==> inputs of run a <==
==> flow/design.v <==
module SatTruncFP
  #(
    parameter	NB_XI  	= 20,
    parameter	NBF_XI	= 12,
    parameter	NB_XO	= 8,
    parameter	NBF_XO	= 6
    )
   (
    input [(NB_XI)-1:0]  i_data,
    output [(NB_XO)-1:0] o_data
    );
   localparam	NBI_XI	=	NB_XI	-	NBF_XI;
   localparam	NBI_XO	=	NB_XO	-	NBF_XO;
   wire [NB_XO-1:0] 	 aux_Sat;
   wire [NBF_XO-1:0] 	 aux_trunc;
   wire 		 condicion;
   wire [NB_XO-1:0] 	 resultado1;
   wire [NB_XO-1:0] 	 resultado2;
	generate
	   if (NBF_XI >= NBF_XO)
	     begin
		assign	aux_trunc = i_data[(NBF_XI-1):(NBF_XI - NBF_XO)];
	     end
	   else
	     begin
		assign	aux_trunc = {i_data[NBF_XI-1:0],{(NBF_XO - NBF_XI){1'b0}}};
	     end
	   if (NBI_XI > NBI_XO)
	     begin
		assign	condicion		=	(i_data[(NB_XI-2)-:(NBI_XI-NBI_XO)] == {(NBI_XI-NBI_XO){i_data[NB_XI-1]}});
		assign	resultado1		=	{i_data[(NB_XI-1)],{(NB_XO-1){~i_data[(NB_XI-1)]}}};
		assign	resultado2		=	{i_data[(NB_XI-1)],i_data[NBF_XI +:NBI_XO-1],aux_trunc};
		assign	aux_Sat			=	condicion	?	resultado2	:	resultado1;
	     end
	   else
	     begin
		if (NBI_XO == NBI_XI)
                  assign  aux_Sat = {i_data[(NB_XI-1)-:NBI_XI],aux_trunc};
		else
		  assign  aux_Sat	= {{(NBI_XO - NBI_XI){i_data[NB_XI-1]}},i_data[(NB_XI-1)-:NBI_XI],aux_trunc};
	     end
	endgenerate
   assign	o_data=aux_Sat;
endmodule
module filtro_fir
  #(
    parameter WW_INPUT  = 8,
    parameter WW_OUTPUT = 8
    ) 
   (
    input 			  clk,
    input 			  i_en,
    input 			  i_srst,
    input signed [ WW_INPUT-1:0]  i_data,
    output signed [WW_OUTPUT-1:0] o_data
    );
  localparam WW_COEFF = 8;
   reg  signed [WW_INPUT           -1:0] register [14:1];
   wire signed [         WW_COEFF  -1:0] coeff    [14:0];
   wire signed [WW_INPUT+WW_COEFF  -1:0] prod     [14:0];
   wire signed [WW_INPUT+WW_COEFF+1-1:0] sum      [8:1]; 
   wire signed [WW_INPUT+WW_COEFF+2-1:0] sum1     [4:1]; 
   wire signed [WW_INPUT+WW_COEFF+3-1:0] sum2     [2:1]; 
   wire signed [WW_INPUT+WW_COEFF+4-1:0] sum3; 
   reg signed [WW_INPUT+WW_COEFF   -1:0] prod_d   [14:0];
   reg signed [WW_INPUT+WW_COEFF+4 -1:0] sum3_d;
   reg signed [WW_INPUT+WW_COEFF+1 -1:0] sum_d    [8:1];
    assign coeff[ 0] = 8'hFF;
    assign coeff[ 1] = 8'hFF;
    assign coeff[ 2] = 8'hFF;
    assign coeff[ 3] = 8'h00;
    assign coeff[ 4] = 8'h03;
    assign coeff[ 5] = 8'h08;
    assign coeff[ 6] = 8'h0D;
    assign coeff[ 7] = 8'h10;
    assign coeff[ 8] = 8'h0D;
    assign coeff[ 9] = 8'h08;
    assign coeff[10] = 8'h03;
    assign coeff[11] = 8'h00;
    assign coeff[12] = 8'hFF;
    assign coeff[13] = 8'hFF;
    assign coeff[14] = 8'hFF;
  always @(posedge clk) begin
    if (i_srst == 1'b1) begin
      register[ 1] <= {WW_INPUT{1'b0}};
      register[ 2] <= {WW_INPUT{1'b0}};
      register[ 3] <= {WW_INPUT{1'b0}};
      register[ 4] <= {WW_INPUT{1'b0}};
      register[ 5] <= {WW_INPUT{1'b0}};
      register[ 6] <= {WW_INPUT{1'b0}};
      register[ 7] <= {WW_INPUT{1'b0}};
      register[ 8] <= {WW_INPUT{1'b0}};
      register[ 9] <= {WW_INPUT{1'b0}};
      register[10] <= {WW_INPUT{1'b0}};
      register[11] <= {WW_INPUT{1'b0}};
      register[12] <= {WW_INPUT{1'b0}};
      register[13] <= {WW_INPUT{1'b0}};
      register[14] <= {WW_INPUT{1'b0}};
    end else begin
      if (i_en == 1'b1) begin
        register[ 1] <= i_data;
        register[ 2] <= register[ 1];
        register[ 3] <= register[ 2];
        register[ 4] <= register[ 3];
        register[ 5] <= register[ 4];
        register[ 6] <= register[ 5];
        register[ 7] <= register[ 6];
        register[ 8] <= register[ 7];
        register[ 9] <= register[ 8];
        register[10] <= register[ 9];
        register[11] <= register[10];
        register[12] <= register[11];
        register[13] <= register[12];
	    register[14] <= register[13];
      end
    end
  end
  assign prod[ 0] = coeff[ 0] * i_data;
  assign prod[ 1] = coeff[ 1] * register[ 1];
  assign prod[ 2] = coeff[ 2] * register[ 2];
  assign prod[ 3] = coeff[ 3] * register[ 3];
  assign prod[ 4] = coeff[ 4] * register[ 4];
  assign prod[ 5] = coeff[ 5] * register[ 5];
  assign prod[ 6] = coeff[ 6] * register[ 6];
  assign prod[ 7] = coeff[ 7] * register[ 7];
  assign prod[ 8] = coeff[ 8] * register[ 8];
  assign prod[ 9] = coeff[ 9] * register[ 9];
  assign prod[10] = coeff[10] * register[10];
  assign prod[11] = coeff[11] * register[11];
  assign prod[12] = coeff[12] * register[12];
  assign prod[13] = coeff[13] * register[13];
  assign prod[14] = coeff[14] * register[14];
  always@(posedge clk) begin
    prod_d[ 0] <= prod[ 0];
    prod_d[ 1] <= prod[ 1];
    prod_d[ 2] <= prod[ 2];
    prod_d[ 3] <= prod[ 3];
    prod_d[ 4] <= prod[ 4];
    prod_d[ 5] <= prod[ 5];
    prod_d[ 6] <= prod[ 6];
    prod_d[ 7] <= prod[ 7];
    prod_d[ 8] <= prod[ 8];
    prod_d[ 9] <= prod[ 9];
    prod_d[10] <= prod[10];
    prod_d[11] <= prod[11];
    prod_d[12] <= prod[12];
    prod_d[13] <= prod[13];
    prod_d[14] <= prod[14];
  end
  assign sum[ 1] = prod_d[ 0] + prod_d[ 1]; 
  assign sum[ 2] = prod_d[ 2] + prod_d[ 3];
  assign sum[ 3] = prod_d[ 4] + prod_d[ 5];
  assign sum[ 4] = prod_d[ 6] + prod_d[ 7];
  assign sum[ 5] = prod_d[08] + prod_d[ 9];
  assign sum[ 6] = prod_d[10] + prod_d[11];
  assign sum[ 7] = prod_d[12] + prod_d[13];
  assign sum[ 8] = {prod_d[14][WW_INPUT+WW_COEFF-1],prod_d[14]};
  always@(posedge clk) begin
    sum_d[1] <= sum[1];
    sum_d[2] <= sum[2];
    sum_d[3] <= sum[3];
    sum_d[4] <= sum[4];
    sum_d[5] <= sum[5];
    sum_d[6] <= sum[6];
    sum_d[7] <= sum[7];
    sum_d[8] <= sum[8];
  end
  assign sum1[ 1] = sum_d[ 1] + sum_d[ 2]; 
  assign sum1[ 2] = sum_d[ 3] + sum_d[ 4];
  assign sum1[ 3] = sum_d[ 5] + sum_d[ 6];
  assign sum1[ 4] = sum_d[ 7] + sum_d[ 8];
  assign sum2[ 1] = sum1[ 1] + sum1[ 2]; 
  assign sum2[ 2] = sum1[ 3] + sum1[ 4];
  assign sum3 = sum2[ 1] + sum2[ 2]; 
  always@(posedge clk)
    sum3_d <= sum3;
  SatTruncFP
	inst_SatTruncFP_dataB
	(
	  .i_data(	sum3_d	),
	  .o_data(	o_data	)
	);
endmodule
==> flow/run.sh <==
#!/bin/bash
# the make line also repeats each setting of config.mk as NAME=value (left out here)
make -C /OpenROAD-flow-scripts/flow DESIGN_CONFIG=/design/flow/config.mk WORK_HOME=/design/flow/orfs CLKGATE_MAP_FILE= finish
==> flow/config.mk <==
export PLATFORM = sky130hd
export DESIGN_NAME = filtro_fir
export DESIGN_NICKNAME = filtro_fir
export VERILOG_FILES = /design/flow/design.v
export SDC_FILE = /design/flow/constraint.sdc
export NUM_CORES = 4
export LEC_CHECK = 0
export ABC_AREA = 1
export CAP_MARGIN = 15
export CELL_PAD_IN_SITES_DETAIL_PLACEMENT = 1
export CELL_PAD_IN_SITES_GLOBAL_PLACEMENT = 1
export CORE_ASPECT_RATIO = 1.32
export CORE_MARGIN = 8
export CORE_UTILIZATION = 45
export CTS_CLUSTER_SIZE = 63
export GPL_TIMING_DRIVEN = 0
export MAX_ROUTING_LAYER = met5
export MIN_ROUTING_LAYER = met2
export PLACE_DENSITY_LB_ADDON = 0.14
export SETUP_SLACK_MARGIN = -0.51
export SLEW_MARGIN = 10
export TNS_END_PERCENT = 35
==> flow/constraint.sdc <==
create_clock -name core_clock -period 5.47 [get_ports {clk}]
set_input_delay 1.0940 -clock core_clock [delete_from_list [all_inputs] [get_ports {clk}]]
set_output_delay 1.0940 -clock core_clock [all_outputs]
set_load 0.01 [all_outputs]
==> run b (differences from run a) <==
CAP_MARGIN = 20   (was 15)
CELL_PAD_IN_SITES_DETAIL_PLACEMENT = not set   (was 1)
CELL_PAD_IN_SITES_GLOBAL_PLACEMENT = not set   (was 1)
CORE_ASPECT_RATIO = not set   (was 1.32)
CORE_MARGIN = 2   (was 8)
CORE_UTILIZATION = 72   (was 45)
CTS_CLUSTER_SIZE = 29   (was 63)
GPL_TIMING_DRIVEN = not set   (was 0)
HOLD_SLACK_MARGIN = 0.29   (was not set)
MAX_ROUTING_LAYER = not set   (was met5)
MIN_ROUTING_LAYER = not set   (was met2)
PLACE_DENSITY_LB_ADDON = 0.19   (was 0.14)
SETUP_SLACK_MARGIN = 0.66   (was -0.51)
SLEW_MARGIN = 20   (was 10)
TNS_END_PERCENT = not set   (was 35)
==> flow/constraint.sdc (replaced) <==
create_clock -name core_clock -period 2.82 [get_ports {clk}]
set_input_delay 0.5640 -clock core_clock [delete_from_list [all_inputs] [get_ports {clk}]]
set_output_delay 0.5640 -clock core_clock [all_outputs]
set_load 0.01 [all_outputs]
==> qor summary <==
quantity	run b	run a
Outcome	finished with violations	no timing/DRC/antenna violations
Reasons for failing layout checks	negative setup slack	-
Cts repair resizes	147	0
Met1 Routed Length	18,900 µm	0 µm
Number of placement rows	60	87
Number of DRC markers after the initial detailed-route iteration	953	2,228
Final period demand of the worst path	3.77 ns	4.33 ns
Total CTS buffers	39	42
First-pass GRT wire length	76,700 µm	81,300 µm
Final core occ	86.2%	51.1%
Maximum number of pins on one net before global-route repair	135	16
Reg2Reg Capture Point	sum3_d[18]	sum3_d[19]
Reg-to-reg slack, setup	-0.95 ns	1.14 ns
Cell area after placement	0.0209 mm²	0.0204 mm²
Portion of the layout cell area used by non-clock buffers	3.26%	1.55%
Buffers inserted by post-CTS timing repair	24	0
Die area	0.0284 mm²	0.0504 mm²
Number of clock buffer instances in the layout	54	58
